==> job 377 <==
==> flow/design.v (excerpt) <==
module ALU_TOP 
  #(parameter INDATA_WIDTH=16,
              Arithmatic_width=INDATA_WIDTH+INDATA_WIDTH,
              Logic_Width= INDATA_WIDTH,
              Shift_Width=INDATA_WIDTH,
              CMP_Width=3
  )
(
input wire [INDATA_WIDTH-1:0]           A,
input wire [INDATA_WIDTH-1:0]           B,
input wire [3:0]                        ALU_FUN,
input wire                              CLK,
input wire                              RST,
output wire [Arithmatic_width-1:0]      Arith_OUT,
output wire [Logic_Width-1:0]           Logic_OUT,
output wire [Shift_Width-1:0]           Shift_OUT,
output wire [CMP_Width-1:0]             CMP_OUT,
output wire                             Arith_FLAG,
output wire                             Carry_OUT,
output wire                             Logic_FLAG,
output wire                             Shift_FLAG,
output wire                             CMP_FLAG
);
clock: 13.9 ns
lec_check: 0
cap_margin: 20
core_margin: 2
core_utilization: 72
cts_cluster_diameter: 397
cts_cluster_size: 10
place_density: 0.4
setup_slack_margin: 4.12
slew_margin: 20
run.sh (not shown) runs the stock make flow with config.mk's settings and CLKGATE_MAP_FILE=.
==> inputs of job 1143, as changes to job 377 <==
- CORE_UTILIZATION: 72 -> 68
- CTS_CLUSTER_DIAMETER: 397 -> 323
- CTS_CLUSTER_SIZE: 10 -> unset
- PLACE_DENSITY: 0.4 -> unset
- SETUP_SLACK_MARGIN: 4.12 -> unset
- TNS_END_PERCENT: unset -> 40
==> flow/constraint.sdc (replaced) <==
create_clock -name core_clock -period 110.0 [get_ports {CLK}]
set_input_delay 22.0000 -clock core_clock [delete_from_list [all_inputs] [get_ports {CLK}]]
set_output_delay 22.0000 -clock core_clock [all_outputs]
set_load 0.01 [all_outputs]
==> inputs of job 1332, as changes to job 377 <==
- CORE_UTILIZATION: 72 -> 58
- CTS_CLUSTER_DIAMETER: 397 -> unset
- CTS_CLUSTER_SIZE: 10 -> unset
- PLACE_DENSITY: 0.4 -> unset
- SETUP_SLACK_MARGIN: 4.12 -> unset
==> flow/constraint.sdc (replaced) <==
create_clock -name core_clock -period 86.3 [get_ports {CLK}]
set_input_delay 17.2600 -clock core_clock [delete_from_list [all_inputs] [get_ports {CLK}]]
set_output_delay 17.2600 -clock core_clock [all_outputs]
set_load 0.01 [all_outputs]
==> comparison <==
Job 377 aborted during detailed placement (3_5_place_dp), error DPL-0033. Job 1143 completed without violations. Job 1332 produced a layout that fails on capacitance limit, slew limit, setup timing.
Of job 1332 and job 1143, job 1332 has the higher non-clock buffer count (gap 1399).
In flip-flop count, job 1332 and job 1143 do not differ.
In job 1332 the routed wire length is larger than in job 1143, by about 40%.
In job 1332 the final cell count is larger than in job 1143, by 27%.
Between job 1332 and job 1143, the lower worst setup slack is in job 1332 (gap 19000 ps).
Between job 1332 and job 1143, the lower final area is in job 1143 (gap 31%, measured against job 1143).

==> build 48 <==
==> flow/design.v <==
module Decoder (
input  wire [1:0] IN ,
output reg  [3:0] OUT
);
always @(*)
  begin
  OUT = 4'b0000 ;
    case (IN)
     2'b00 : OUT = 4'b0001 ;
     2'b01 : OUT = 4'b0010 ;          
     2'b10 : OUT = 4'b0100 ;     
     2'b11 : OUT = 4'b1000 ;     
   endcase
 end 
 endmodule
module ARITHMATIC_UNIT
  #(parameter IN_DATA_WIDTH= 16,
              OUT_DATA_WIDTH=16
  )
  (
  input wire      [IN_DATA_WIDTH-1:0]        A,
  input wire      [IN_DATA_WIDTH-1:0]        B,
  input wire      [1:0]                      ALU_FUN,
  input wire                                 Clk,
  input wire                                 RST,
  input wire                                 Arithmaitc_Enable,
  output reg     [OUT_DATA_WIDTH-1:0]       Arith_out,
  output reg                                Arith_Flag,
  output reg                                Carry_out
  );
   reg     [OUT_DATA_WIDTH-1:0]       Arith_out_signal;
   reg     [1:0]                      Arith_Flag_signal;
   wire                              Carry_out_signal;
always@(posedge Clk or negedge RST)
begin
  if(!RST)
    begin
      Arith_out<=0;
      Arith_Flag<=0;
      Carry_out<=0;
    end
  else 
    begin
     Arith_out<=Arith_out_signal;
     Arith_Flag<=Arith_Flag_signal;
     Carry_out<=Carry_out_signal;
    end
end
always@(*)
begin
  Arith_out_signal=16'b0;
  Arith_Flag_signal=1'b0;
  if(Arithmaitc_Enable)
    begin
      case(ALU_FUN)
        2'b00:begin
          Arith_out_signal=A+B;
            Arith_Flag_signal=1'b1;
        end
        2'b01:begin
          Arith_out_signal=A-B;
            Arith_Flag_signal=1'b1;
        end
        2'b10:begin
          Arith_out_signal=A*B;
            Arith_Flag_signal=1'b1;
        end
        2'b11:begin
          Arith_out_signal=(B==0)?32'h0000FFFF:A/B;
            Arith_Flag_signal=1'b1;
        end   
    endcase
    end
    else
      begin
        Arith_out_signal=16'b0;
        Arith_Flag_signal=1'b0;
      end
end
assign  Carry_out_signal= Arith_out_signal[IN_DATA_WIDTH];
endmodule
module LOGIC_UNIT
   #(parameter IN_DATA_WIDTH= 16,
              OUT_DATA_WIDTH=16
  )
  (
  input wire      [IN_DATA_WIDTH-1:0]        A,
  input wire      [IN_DATA_WIDTH-1:0]        B,
  input wire      [1:0]                      ALU_FUN,
  input wire                                 Clk,
  input wire                                 RST,
  input wire                                 LOGIC_Enable,
  output reg     [OUT_DATA_WIDTH-1:0]        LOGICAL_out,
  output reg                                 LOGICAL_Flag
  );
  reg [OUT_DATA_WIDTH-1:0]        LOGICAL_out_signal;
  reg                             LOGICAL_Flag_siganl;
  always@(posedge Clk or negedge RST)
  begin
    if(!RST)
      begin
      LOGICAL_out<=16'b0;
      LOGICAL_Flag<=1'b0;
      end
    else
      begin
      LOGICAL_out<=LOGICAL_out_signal;
      LOGICAL_Flag<=LOGICAL_Flag_siganl;
      end
  end
  always@(*)
  begin
    LOGICAL_Flag_siganl=1'b0;
    LOGICAL_out_signal=16'b0;
    if(LOGIC_Enable)
      begin
        case(ALU_FUN)
           2'b00 : begin
              LOGICAL_out_signal = A & B ;
              LOGICAL_Flag_siganl = 1'b1 ;              
		      end
          2'b01 : begin
              LOGICAL_out_signal = A | B ;
              LOGICAL_Flag_siganl = 1'b1 ;           
		      end
         2'b10 : begin
              LOGICAL_out_signal = ~(A & B) ;
              LOGICAL_Flag_siganl = 1'b1 ;           
		      end
         2'b11 : begin
              LOGICAL_out_signal = ~(A | B) ;
              LOGICAL_Flag_siganl = 1'b1 ;           
		      end
		    endcase
		   end
		   else
		     begin
		        LOGICAL_Flag_siganl=1'b0;
            LOGICAL_out_signal=16'b0;
		       end
		end
		endmodule
module SHIFT_UNIT  
   #(parameter IN_DATA_WIDTH= 16,
              OUT_DATA_WIDTH=16
  )
  (
  input wire      [IN_DATA_WIDTH-1:0]        A,
  input wire      [IN_DATA_WIDTH-1:0]        B,
  input wire      [1:0]                      ALU_FUN,
  input wire                                 Clk,
  input wire                                 RST,
  input wire                                 SHIFT_Enable,
  output reg     [OUT_DATA_WIDTH-1:0]        SHIFT_OUT,
  output reg                                 SHIFT_FLAG
  );
  reg [OUT_DATA_WIDTH-1:0]        SHIFT_OUT_SIGNAL;
  reg                             SHIFT_FLAG_SIGNAL;
  always@(posedge Clk or negedge RST)
  begin
    if(!RST)
      begin
        SHIFT_OUT<=16'b0;
        SHIFT_FLAG<=1'b0;
      end
    else
      begin
      SHIFT_OUT<=SHIFT_OUT_SIGNAL;
      SHIFT_FLAG<=SHIFT_FLAG_SIGNAL;
      end
  end
  always@(*)
  begin 
    SHIFT_OUT_SIGNAL = 1'b0 ;
    SHIFT_FLAG_SIGNAL = 1'b0 ;
	if(SHIFT_Enable)
      case (ALU_FUN)
      2'b00 : begin
              SHIFT_OUT_SIGNAL = A >> 1  ;
              SHIFT_FLAG_SIGNAL = 1'b1 ;              
		      end
      2'b01 : begin
              SHIFT_OUT_SIGNAL = A << 1 ;
              SHIFT_FLAG_SIGNAL = 1'b1 ;           
		      end
      2'b10 : begin
              SHIFT_OUT_SIGNAL = B >> 1 ;
              SHIFT_FLAG_SIGNAL = 1'b1 ;           
		      end
      2'b11 : begin
              SHIFT_OUT_SIGNAL = B << 1 ;
              SHIFT_FLAG_SIGNAL = 1'b1 ;           
		      end
      endcase
	else
	 begin
      SHIFT_OUT_SIGNAL = 1'b0 ;
      SHIFT_FLAG_SIGNAL = 1'b0 ;
     end
 end
 endmodule
module CMP_UNIT 
  #(parameter IN_DATA_WIDTH= 16,
              OUT_DATA_WIDTH=16
  )
    (
  input wire      [IN_DATA_WIDTH-1:0]        A,
  input wire      [IN_DATA_WIDTH-1:0]        B,
  input wire      [1:0]                      ALU_FUN,
  input wire                                 Clk,
  input wire                                 RST,
  input wire                                 CMP_Enable,
  output reg     [OUT_DATA_WIDTH-1:0]        CMP_out,
  output reg                                 CMP_Flag
  );
  reg [OUT_DATA_WIDTH-1:0]        CMP_out_signal;
  reg                             CMP_Flag_siganl;
  always@(posedge Clk or negedge RST)
  begin
    if(!RST)
      begin
        CMP_out<=16'b0;
        CMP_Flag<=1'b0; 
      end
    else
      begin
      CMP_out<=CMP_out_signal;
      CMP_Flag<=CMP_Flag_siganl;
      end
  end
  always@(*)
  begin
    CMP_Flag_siganl=1'b0;
    CMP_out_signal=16'b0;
    if(CMP_Enable)
      begin
        case(ALU_FUN)
           2'b00 : begin
              CMP_out_signal = 16'b0  ;
              CMP_Flag_siganl = 1'b1 ;              
		               end
           2'b01 : begin
              CMP_Flag_siganl = 1'b1 ;  
              if (A==B)
                CMP_out_signal = 16'b1;
              else
                CMP_out_signal = 16'b0;			  
		               end
          2'b10 : begin
              CMP_Flag_siganl = 1'b1 ;  
              if (A>B)
                CMP_out_signal = 16'b10;
              else
                CMP_out_signal = 16'b0;			  
		              end
          2'b11 : begin
              CMP_Flag_siganl = 1'b1 ; 
              if (A<B)
                CMP_out_signal = 16'b11;
              else
                CMP_out_signal = 16'b0;			  
		              end
		         endcase
		     end
		   else
		     begin
		        CMP_Flag_siganl=1'b0;
            CMP_out_signal=16'b0;
		       end
		end
		endmodule
module ALU_TOP 
  #(parameter INDATA_WIDTH=16,
              Arithmatic_width=INDATA_WIDTH+INDATA_WIDTH,
              Logic_Width= INDATA_WIDTH,
              Shift_Width=INDATA_WIDTH,
              CMP_Width=3
  )
(
input wire [INDATA_WIDTH-1:0]           A,
input wire [INDATA_WIDTH-1:0]           B,
input wire [3:0]                        ALU_FUN,
input wire                              CLK,
input wire                              RST,
output wire [Arithmatic_width-1:0]      Arith_OUT,
output wire [Logic_Width-1:0]           Logic_OUT,
output wire [Shift_Width-1:0]           Shift_OUT,
output wire [CMP_Width-1:0]             CMP_OUT,
output wire                             Arith_FLAG,
output wire                             Carry_OUT,
output wire                             Logic_FLAG,
output wire                             Shift_FLAG,
output wire                             CMP_FLAG
);
wire                  Arith_enable ;
wire                  Logic_enable ;
wire                  Shift_enable ;
wire                  CMP_enable ;
Decoder mapping_Decoder(
.IN(ALU_FUN[3:2]),
.OUT({Shift_enable,CMP_enable,Logic_enable,Arith_enable})
);
ARITHMATIC_UNIT #(.IN_DATA_WIDTH(INDATA_WIDTH),.OUT_DATA_WIDTH(Arithmatic_width))mapping_Arith
(
.A(A),
.B(B),
.ALU_FUN(ALU_FUN[1:0]),
.Clk(CLK),
.RST(RST),
.Arithmaitc_Enable(Arith_enable),
.Arith_out(Arith_OUT),
.Arith_Flag(Arith_FLAG),
.Carry_out(Carry_OUT)
);
LOGIC_UNIT #(.IN_DATA_WIDTH(INDATA_WIDTH),.OUT_DATA_WIDTH(Logic_Width))mapping_Logic
(
.A(A),
.B(B),
.ALU_FUN(ALU_FUN[1:0]),
.Clk(CLK),
.RST(RST),
.LOGIC_Enable(Logic_enable),
.LOGICAL_out(Logic_OUT),
.LOGICAL_Flag(Logic_FLAG)
);
SHIFT_UNIT  #(.IN_DATA_WIDTH(INDATA_WIDTH),.OUT_DATA_WIDTH(Shift_Width))mapping_Shift
(
.A(A),
.B(B),
.ALU_FUN(ALU_FUN[1:0]),
.Clk(CLK),
.RST(RST),
.SHIFT_Enable(Shift_enable),
.SHIFT_OUT(Shift_OUT),
.SHIFT_FLAG(Shift_FLAG)
);
CMP_UNIT #(.IN_DATA_WIDTH(INDATA_WIDTH),.OUT_DATA_WIDTH(CMP_Width))mapping_Cmp
(
.A(A),
.B(B),
.ALU_FUN(ALU_FUN[1:0]),
.Clk(CLK),
.RST(RST),
.CMP_Enable(CMP_enable),
.CMP_out(CMP_OUT),
.CMP_Flag(CMP_FLAG)
);
endmodule
==> flow/run.sh <==
#!/bin/bash
# the make line also repeats each setting of config.mk as NAME=value (left out here)
make -C /OpenROAD-flow-scripts/flow DESIGN_CONFIG=/design/flow/config.mk WORK_HOME=/design/flow/orfs CLKGATE_MAP_FILE= finish
==> flow/config.mk <==
export PLATFORM = sky130hd
export DESIGN_NAME = ALU_TOP
export DESIGN_NICKNAME = ALU_TOP
export VERILOG_FILES = /design/flow/design.v
export SDC_FILE = /design/flow/constraint.sdc
export NUM_CORES = 4
export LEC_CHECK = 0
export ABC_AREA = 1
export CAP_MARGIN = 20
export CELL_PAD_IN_SITES_GLOBAL_PLACEMENT = 0
export CORE_MARGIN = 2
export CORE_UTILIZATION = 29
export CTS_CLUSTER_SIZE = 58
export GPL_ROUTABILITY_DRIVEN = 0
export HOLD_SLACK_MARGIN = 0.29
export MIN_ROUTING_LAYER = met2
export PLACE_DENSITY_LB_ADDON = 0.16
export SLEW_MARGIN = 0
export TNS_END_PERCENT = 85
==> flow/constraint.sdc <==
create_clock -name core_clock -period 134.0 [get_ports {CLK}]
set_input_delay 26.8000 -clock core_clock [delete_from_list [all_inputs] [get_ports {CLK}]]
set_output_delay 26.8000 -clock core_clock [all_outputs]
set_load 0.01 [all_outputs]
==> inputs of trial 40, as changes to build 48 <==
Settings changed: ABC_AREA 1 to unset, CELL_PAD_IN_SITES_GLOBAL_PLACEMENT 0 to unset, CORE_ASPECT_RATIO set to 0.5, CORE_UTILIZATION 29 to 59, CTS_CLUSTER_SIZE 58 to unset, GPL_ROUTABILITY_DRIVEN 0 to unset, HOLD_SLACK_MARGIN 0.29 to unset, MIN_ROUTING_LAYER met2 to unset, PLACE_DENSITY_LB_ADDON 0.16 to unset, SETUP_SLACK_MARGIN set to -2.0, SLEW_MARGIN 0 to 20, TNS_END_PERCENT 85 to 40.
==> flow/constraint.sdc (replaced) <==
create_clock -name core_clock -period 110.0 [get_ports {CLK}]
set_input_delay 22.0000 -clock core_clock [delete_from_list [all_inputs] [get_ports {CLK}]]
set_output_delay 22.0000 -clock core_clock [all_outputs]
set_load 0.01 [all_outputs]
==> results.yml <==
# physical design summary
outcome:
  status: "complete, no violations"
yosys:
  yosysUniqueCellTypes: 119
setup_path:
  cp.depth: 437
detailed_routing:
  wire_per_inst_um: 22.4
grt:
  grt_use_met3_pct: 7.68
cells_and_area:
  seq_share_pct: 4.46
  final_area_mm2: 0.0392
clock_network:
  cts-resized-gates: 10
floorplan:
  rows: 62
placed_design:
  dp_slack_ps: -3510
job:
  warnings: 64
That was trial 40.
==> results.yml <==
# physical design summary
detailed_routing:
  wire_per_inst_um: 17.9
cells_and_area:
  seq_share_pct: 4.47
  final_area_mm2: 0.0392
floorplan:
  rows: 129
yosys:
  yosysUniqueCellTypes: 76
outcome:
  status: "complete, no violations"
clock_network:
  cts-resized-gates: 0
That was build 48.
